job 101:
==> flow/design.v (excerpt) <==
module Microprocessor(
    input oscillator,
    input reset,
    input [7:0] instruction,
    output [6:0] seg1,
    output [6:0] seg2,
    output [6:0] seg3,
    output [6:0] seg4,
    output [7:0] PC
);
    wire clk;
    wire [7:0] nextPC;
    wire [1:0] rs, rt, rd, RegisterDestination, operation;
    wire [7:0] rsData, rtData, writeData, ALUResult, MemoryResult, MemoryAddress;
    wire RegWrite, MemRead, MemWrite, Branch;
    assign clk = oscillator;
    assign rs = instruction[5:4];
    assign rt = instruction[3:2];
    assign rd = instruction[1:0];
    assign operation = instruction[7:6];
    ControlUnit cu(
        .op(instruction[7:6]),
        .ALUControl(ALUControl),
        .RegWrite(RegWrite),
        .MemRead(MemRead),
        .MemWrite(MemWrite),
        .Branch(Branch)
    );
	 assign writeData = (operation==2'b00) ? ALUResult 
	 			: (operation == 2'b11) ? {6'b000000, rd}
	 			: MemoryResult;
	 assign RegisterDestination = ALUControl ? rd : rt;
    RegisterFile rf(
        .reset(reset),
        .rs(rs),
        .rt(rt),
  ...
Size: ~1500 cells after synthesis, roughly 46 I/O pins, roughly 17000 um^2 of cells after synthesis.
export LEC_CHECK = 0
export CAP_MARGIN = 15
export CORE_ASPECT_RATIO = 0.68
export CORE_MARGIN = 2
export CORE_UTILIZATION = 60
export CTS_CLUSTER_DIAMETER = 238
export GPL_ROUTABILITY_DRIVEN = 0
export MIN_ROUTING_LAYER = met1
export SETUP_SLACK_MARGIN = -0.14
export SLEW_MARGIN = 5
export TNS_END_PERCENT = 40
create_clock -name core_clock -period 7.48 [get_ports {oscillator}]
run.sh (not shown) runs the stock make flow with config.mk's settings and CLKGATE_MAP_FILE=.
Job 101 ran in full, but the layout does not pass; the checks complain about setup timing.
[inputs] job 102 vs job 101
- changing CORE_UTILIZATION from 60 to 65
- removing MIN_ROUTING_LAYER (formerly met1)
- removing CTS_CLUSTER_DIAMETER (formerly 238)
- removing TNS_END_PERCENT (formerly 40)
- removing SETUP_SLACK_MARGIN (formerly -0.14)
- removing CORE_ASPECT_RATIO (formerly 0.68)
- changing CAP_MARGIN from 15 to 20
- changing SLEW_MARGIN from 5 to 20
- removing GPL_ROUTABILITY_DRIVEN (formerly 0)
- changing the clock period (ns, I/O delays scaled along) from 7.48 to 5.44
## What came out
- The flow for job 102 finished, though final verification flagged setup timing.
- The data arrival time at the worst-slack endpoint reported for job 102 is smaller than that of job 101 by 60 ps.
- For buffer count excluding the clock tree in the final layout, dividing the value from job 101 by the value from job 102 gives 0.812.
- The combinational power in job 102 is 1.6 times that in job 101.
- Diff job 101 -> job 102 | normalized max-slew margin | increase of 5.6 points
- Taking job 102 over job 101, the area of the chip ratio works out to 0.924.
- Job 102: global-route total usage across every layer is 9.0 points higher than what job 101 reported.
- Delta(post-synthesis to final-layout area growth, job 102 - job 101) > 0
- Count of instances resized after the clock tree is built went up by more than half going from job 101 to job 102.
[inputs] job 103 vs job 102
- putting TNS_END_PERCENT at 5 where nothing was set
- putting ABC_AREA at 1 where nothing was set
- swapping 65 for 72 in CORE_UTILIZATION
- putting HOLD_SLACK_MARGIN at 0.28 where nothing was set
- putting PLACE_DENSITY_LB_ADDON at 0.03 where nothing was set
- putting SETUP_SLACK_MARGIN at -0.43 where nothing was set
- putting CTS_CLUSTER_SIZE at 81 where nothing was set
- swapping 5.44 for 7.21 in the clock period (ns, I/O delays scaled along)
## What came out
- Job 102 ended up with met5 as its top metal layer carrying routed signals; job 103 ended up with met4.
- In job 103 relative to job 102, total routed wire length on the met1 layer had gone down by more than 10%.
- Post-synthesis cell count, job 103 vs job 102: up by more than a quarter
- Job 103 reports a lower placed instance area than job 102 does.
- Although it ran to completion, job 103 produced a layout that fails the final checks because of setup timing.
diff inputs: job 103 => job 104
- TNS_END_PERCENT removed (was 5)
- PLACE_DENSITY_LB_ADDON removed (was 0.03)
- SETUP_SLACK_MARGIN removed (was -0.43)
- ABC_AREA removed (was 1)
- HOLD_SLACK_MARGIN removed (was 0.28)
- CORE_UTILIZATION changed from 72 to 40
- CTS_CLUSTER_SIZE removed (was 81)
- the clock period (ns, I/O delays scaled along) changed from 7.21 to 10.0
Job 104 went all the way through the flow, and no timing, DRC or antenna check failed. Job 103 vs job 104, launch point of the worst path: instruction[0] vs instruction[5]. Between job 104 and job 103, it is job 104 whose depth of the critical timing path with buffers and inverters included is lower, by 11. As far as layout overhead on the synthesized area is concerned, job 103 and job 104 perform about the same. When job 104 is measured against job 103, its post-route setup TNS turns out 1240 ps higher. Synthesized chip area reported by yosys grows by a few percent when moving from job 103 to job 104. [job 104 vs job 103] met2 capacity usage during global routing: lower in job 104. On power: between job 104 and job 103, it ends up lower for job 104. Going from job 103 to job 104, filler cell count in the final layout saw an increase, H-tree depth went up, headroom to the max-slew limit moved down, utilization lost 39 points, standby leakage power shrank by 8.4%.
Changes in job 105 relative to job 104:
- CORE_UTILIZATION now 66, was 40
- SLEW_MARGIN now 5, was 20
- ABC_AREA now 1, previously not set
- the clock period (ns, I/O delays scaled along) now 5.5, was 10.0
==> comparison <==
- [job 105] flow finished | final checks: failed | reasons: setup timing
- Wire: job 105 routes more than job 104
- Relative to job 104, global routing usage summed across all routing layers increased by 15 points in job 105.
- In the metrics for job 104 and job 105, the one carrying the higher number of placement rows is job 104.
- Diff job 104 -> job 105: combinational power increased 100%; setup slack decreased 1030 ps.
- Against job 104, job 105 reports a post-layout period usage of the worst path that is higher.
- Job 105 ended with less number of library cell types mapped by synthesis than job 104.
- Taking job 104 as the reference point, the share of cell area taken by multi-input logic gates of job 105 falls by 2.3 points.

---

Microprocessor again, from the RTL that the note above started with.
Settings: LEC_CHECK=0, CAP_MARGIN=20, CORE_MARGIN=2, CORE_UTILIZATION=40, SETUP_SLACK_MARGIN=1.89, SLEW_MARGIN=20; clock period 9.77 ns.
The baseline finished with timing, DRC and antenna clean.
Change:
- ABC_AREA: unset -> 1
- CORE_UTILIZATION: 40 -> 72
- SETUP_SLACK_MARGIN: 1.89 -> unset
- SLEW_MARGIN: 20 -> 40
- clock period: 9.77 -> 5.68 ns (I/O delays scaled with it)
Outcome: Now the flow did not get past global routing (5_1_grt) (GRT-0232). Synthesized cell count came out higher by well over a third. Area after synthesis came out lower by a few percent. Die size came out lower by well over a third.

---

Microprocessor again, from the RTL that the note above started with.
Design Microprocessor, start of the top module:
module Microprocessor(
    input oscillator,
    input reset,
    input [7:0] instruction,
    output [6:0] seg1,
    output [6:0] seg2,
    output [6:0] seg3,
    output [6:0] seg4,
    output [7:0] PC
);
    wire clk;
    wire [7:0] nextPC;
    wire [1:0] rs, rt, rd, RegisterDestination, operation;
    wire [7:0] rsData, rtData, writeData, ALUResult, MemoryResult, MemoryAddress;
    wire RegWrite, MemRead, MemWrite, Branch;
    assign clk = oscillator;
    assign rs = instruction[5:4];
    assign rt = instruction[3:2];
    assign rd = instruction[1:0];
    assign operation = instruction[7:6];
    ControlUnit cu(
        .op(instruction[7:6]),
        .ALUControl(ALUControl),
        .RegWrite(RegWrite),
        .MemRead(MemRead),
        .MemWrite(MemWrite),
        .Branch(Branch)
    );
	 assign writeData = (operation==2'b00) ? ALUResult 
	 			: (operation == 2'b11) ? {6'b000000, rd}
	 			: MemoryResult;
  ...
clock: 7.48 ns
lec_check: 0
cap_margin: 15
core_aspect_ratio: 0.68
core_margin: 2
core_utilization: 57
cts_cluster_diameter: 238
gpl_routability_driven: 1
min_routing_layer: met1
setup_slack_margin: 1.59
slew_margin: 5
tns_end_percent: 5
The starting point finished but fails on setup timing.
Then changed:
Settings changed: CORE_ASPECT_RATIO 0.68 to 1.03, CORE_UTILIZATION 57 to 70, SETUP_SLACK_MARGIN 1.59 to unset, TNS_END_PERCENT 5 to 100.
Clock period 7.48 ns to 11.0 ns, I/O delays scaled along.
This time the run produced a clean layout; power is lower by 39%; synthesized cell count does not change; sequential power is lower by 32%; worst hold slack hardly moves; worst setup slack gains 0.46 ns; routed wire length drops by 6.9%; via count decreases by 3.0%; global-route usage climbs by 5.6 points.
Then changed:
Settings changed: ABC_AREA set to 1, CAP_MARGIN 15 to 20, CORE_ASPECT_RATIO 1.03 to unset, CORE_UTILIZATION 70 to 66, CTS_CLUSTER_DIAMETER 238 to unset, GPL_ROUTABILITY_DRIVEN 1 to unset, MIN_ROUTING_LAYER met1 to unset, TNS_END_PERCENT 100 to unset.
Clock period 11.0 ns to 5.68 ns, I/O delays scaled along.
=> The new run finished but failed the layout checks on setup timing; area after synthesis drops by 2.4%; wire length rose by 4.5%; power came out higher by 120%; sequential power goes up by 130%; non-clock buffer count went up by 188.
Then changed:
Settings changed: ABC_AREA 1 to unset, CORE_UTILIZATION 66 to 68, SLEW_MARGIN 5 to 20.
Clock period 5.68 ns to 11.2 ns, I/O delays scaled along.
The new run finished with timing, DRC and antenna clean.
Non-clock buffer count falls by 191.
Global-route usage grows by 3.0 points.
Worst setup slack improves by 0.90 ns.
Final area came out lower by 12%.
Core utilization went down by 11 points.
Power drops by 55%.
Final cell count decreases by 31%.
Routed wire length is lower by 4.5%.
Die area drops by 0.55%.

---

The RTL this note starts from:
==> flow/design.v <==
`timescale 1ns / 1ps
module ALU(
    input [7:0] A,
    input [7:0] B,
    output [7:0] Y
    );    
    assign Y = A + B;
endmodule
`timescale 1ns / 1ps
module ControlUnit(
    input [1:0] op,
    output reg ALUControl,
    output reg RegWrite,
    output reg MemRead,
    output reg MemWrite,
    output reg Branch
    );
    always @(op) begin
        case (op)
            2'b00: begin  
                ALUControl <= 1;
                RegWrite <= 1;
                MemRead <= 0;
                MemWrite <= 0;
                Branch <= 0;
            end
            2'b01: begin  
                ALUControl <= 0;
                RegWrite <= 1;
                MemRead <= 1;
                MemWrite <= 0;
                Branch <= 0;
            end
            2'b10: begin  
                ALUControl <= 0;
                RegWrite <= 0;
                MemRead <= 0;
                MemWrite <= 1;
                Branch <= 0;
            end
            2'b11: begin  
                ALUControl <= 0;
                RegWrite <= 0;
                MemRead <= 0;
                MemWrite <= 0;
                Branch <= 1;
            end
        endcase
    end
endmodule
`timescale 1ns / 1ps
module DataMemory(
	 input reset, 
    input clk,
    input [7:0] address,
    input [7:0] writeData,
    input MemWrite,
    input MemRead,
    output [7:0] readData
    );
    wire [7:0] memory [31:0];
    wire [4:0] index = address[4:0];
    genvar g;
    generate
        for (g = 0; g < 32; g = g + 1) begin : word
            reg [7:0] q;
            always @(posedge clk or posedge reset) begin
                if (reset)
                    q <= (g < 16) ? g : (8'd0 - (g - 16));
                else if (MemWrite && index == g)
                    q <= writeData;
            end
            assign memory[g] = q;
        end
    endgenerate
    assign readData = (MemRead) ? memory[index] : writeData;
endmodule
`timescale 1ns / 1ps
module Hex_to_7seg(
    input [3:0] hex,
    output reg [6:0] seg
    );
    always @ (hex) begin
        case (hex)
            4'd0: seg = 7'b0111111;  
            4'd1: seg = 7'b0000110;  
            4'd2: seg = 7'b1011011;  
            4'd3: seg = 7'b1001111;  
            4'd4: seg = 7'b1100110;  
            4'd5: seg = 7'b1101101;  
            4'd6: seg = 7'b1111101;  
            4'd7: seg = 7'b0000111;  
            4'd8: seg = 7'b1111111;  
            4'd9: seg = 7'b1101111;  
            4'd10: seg = 7'b1110111;  
            4'd11: seg = 7'b1111100;  
            4'd12: seg = 7'b0111001;  
            4'd13: seg = 7'b1011110;  
            4'd14: seg = 7'b1111001;  
            4'd15: seg = 7'b1110001;  
            default: seg = 7'b0000000;  
        endcase
    end
endmodule
`timescale 1ns / 1ps
module ProgramCounter(
    input clk,
    input reset,
    input [7:0] nextPC,
    output reg [7:0] PC
    );
    always @(posedge clk or posedge reset) begin
        if (reset)
            PC <= 8'b0;
        else
            PC <= nextPC;
    end
endmodule
`timescale 1ns / 1ps
module RegisterFile(
	 input reset,
    input [1:0] rs, rt, rd,
    input [7:0] writeData,
    input RegWrite,
    input clk,
    output [7:0] rsData, rtData
    );
    reg [7:0] registers [3:0];
always @(posedge clk or posedge reset) begin
    if (reset) begin
        registers[0] <= 8'b00000000;
        registers[1] <= 8'b00000000;
        registers[2] <= 8'b00000000;
        registers[3] <= 8'b00000000;
    end else if (RegWrite) begin
        registers[rd] <= writeData;
    end
end
    assign rsData = registers[rs];
    assign rtData = registers[rt];
endmodule
`timescale 1ns / 1ps
module Microprocessor(
    input oscillator,
    input reset,
    input [7:0] instruction,
    output [6:0] seg1,
    output [6:0] seg2,
    output [6:0] seg3,
    output [6:0] seg4,
    output [7:0] PC
);
    wire clk;
    wire [7:0] nextPC;
    wire [1:0] rs, rt, rd, RegisterDestination, operation;
    wire [7:0] rsData, rtData, writeData, ALUResult, MemoryResult, MemoryAddress;
    wire RegWrite, MemRead, MemWrite, Branch;
    assign clk = oscillator;
    assign rs = instruction[5:4];
    assign rt = instruction[3:2];
    assign rd = instruction[1:0];
    assign operation = instruction[7:6];
    ControlUnit cu(
        .op(instruction[7:6]),
        .ALUControl(ALUControl),
        .RegWrite(RegWrite),
        .MemRead(MemRead),
        .MemWrite(MemWrite),
        .Branch(Branch)
    );
	 assign writeData = (operation==2'b00) ? ALUResult 
	 			: (operation == 2'b11) ? {6'b000000, rd}
	 			: MemoryResult;
	 assign RegisterDestination = ALUControl ? rd : rt;
    RegisterFile rf(
        .reset(reset),
        .rs(rs),
        .rt(rt),
        .rd(RegisterDestination),
        .writeData(writeData),
        .RegWrite(RegWrite),
        .clk(clk),
        .rsData(rsData),
        .rtData(rtData)
    );
    ALU alu(
        .A(rsData),
        .B(rtData),
        .Y(ALUResult)
    );
	 assign MemoryAddress = (rd == 2'b00) ? rsData :
									(rd ==2'b01) ? rsData + 8'b00000001:
									(rd ==2'b10) ? rsData - 8'b00000010:
									(rd ==2'b11) ? rsData - 8'b00000001 :
									rsData;
    DataMemory dm(
        .reset(reset),
        .clk(clk),
        .address(MemoryAddress),
        .writeData(rtData),
        .MemWrite(MemWrite),
        .MemRead(MemRead),
        .readData(MemoryResult)
    );
    ProgramCounter pc(
        .clk(clk),
        .reset(reset),
        .nextPC(nextPC),
        .PC(PC)
    );
	 assign nextPC = (rd == 2'b00) ? PC + 1 :
                    (rd == 2'b01) ? (Branch ? PC + 2 : PC + 1) :
                    (rd == 2'b10) ? (Branch ? PC - 1 : PC + 1) :
                    (rd == 2'b11) ? (Branch ? PC : PC + 1) :
                    PC + 1;
    Hex_to_7seg display1(
        .hex(writeData[7:4]),
        .seg(seg1)
    );
    Hex_to_7seg display2(
        .hex(writeData[3:0]),
        .seg(seg2)
    );
	 Hex_to_7seg display3(
        .hex(PC[7:4]),
        .seg(seg3)
    );
    Hex_to_7seg display4(
        .hex(PC[3:0]),
        .seg(seg4)
    );
endmodule
Settings: LEC_CHECK=0, ABC_AREA=1, CAP_MARGIN=15, CORE_ASPECT_RATIO=0.68, CORE_MARGIN=2, CORE_UTILIZATION=66, CTS_CLUSTER_DIAMETER=238, GPL_ROUTABILITY_DRIVEN=0, MIN_ROUTING_LAYER=met1, SETUP_SLACK_MARGIN=-0.14, SLEW_MARGIN=5, TNS_END_PERCENT=40; clock period 5.61 ns.
The starting point completed and failed the layout checks on negative setup slack.
Next try:
- CAP_MARGIN: 15 -> 20
- CORE_ASPECT_RATIO: 0.68 -> not set
- CORE_UTILIZATION: 66 -> 72
- CTS_CLUSTER_DIAMETER: 238 -> not set
- GPL_ROUTABILITY_DRIVEN: 0 -> not set
- MIN_ROUTING_LAYER: met1 -> not set
- PLACE_DENSITY: not set -> 0.66
- SETUP_SLACK_MARGIN: -0.14 -> not set
- SLEW_MARGIN: 5 -> 20
- TNS_END_PERCENT: 40 -> not set
- clock period: 5.61 -> 5.5 ns (I/O delays scaled with it)
What happened: Now the flow aborted during global routing (5_1_grt); synthesized cell count stays the same; die size drops by 8.2%; area after synthesis stays the same.
Next try:
- ABC_AREA: 1 -> 0
- CORE_UTILIZATION: 72 -> 64
- PLACE_DENSITY: 0.66 -> 0.36
- clock period: 5.5 -> 5.4 ns (I/O delays scaled with it)
Result: This time the run completed and failed the layout checks on negative setup slack. Synthesized cell count decreases by 30%. Die area increases by 15%. Synthesized area increases by 2.4%.
Next try:
- ABC_AREA: 0 -> 1
- CORE_UTILIZATION: 64 -> 72
- MAX_ROUTING_LAYER: not set -> met4
- PLACE_DENSITY: 0.36 -> 0.64
- SLEW_MARGIN: 20 -> 5
- clock period: 5.4 -> 5.68 ns (I/O delays scaled with it)
=>
- The new run failed in global routing (5_1_grt) (ODB-0269)
- synthesized cell count went up by 44%
- die size went down by 13%
- area after synthesis went down by 2.4%
Next try:
- ABC_AREA: 1 -> not set
- CORE_UTILIZATION: 72 -> 40
- MAX_ROUTING_LAYER: met4 -> not set
- PLACE_DENSITY: 0.64 -> not set
- SLEW_MARGIN: 5 -> 20
- clock period: 5.68 -> 9.77 ns (I/O delays scaled with it)
Result: The changed run finished clean; die size came out higher by 82%; area after synthesis rises by 2.4%; synthesized cell count came out lower by 30%.
Power is estimated from default activity; no workload was simulated.
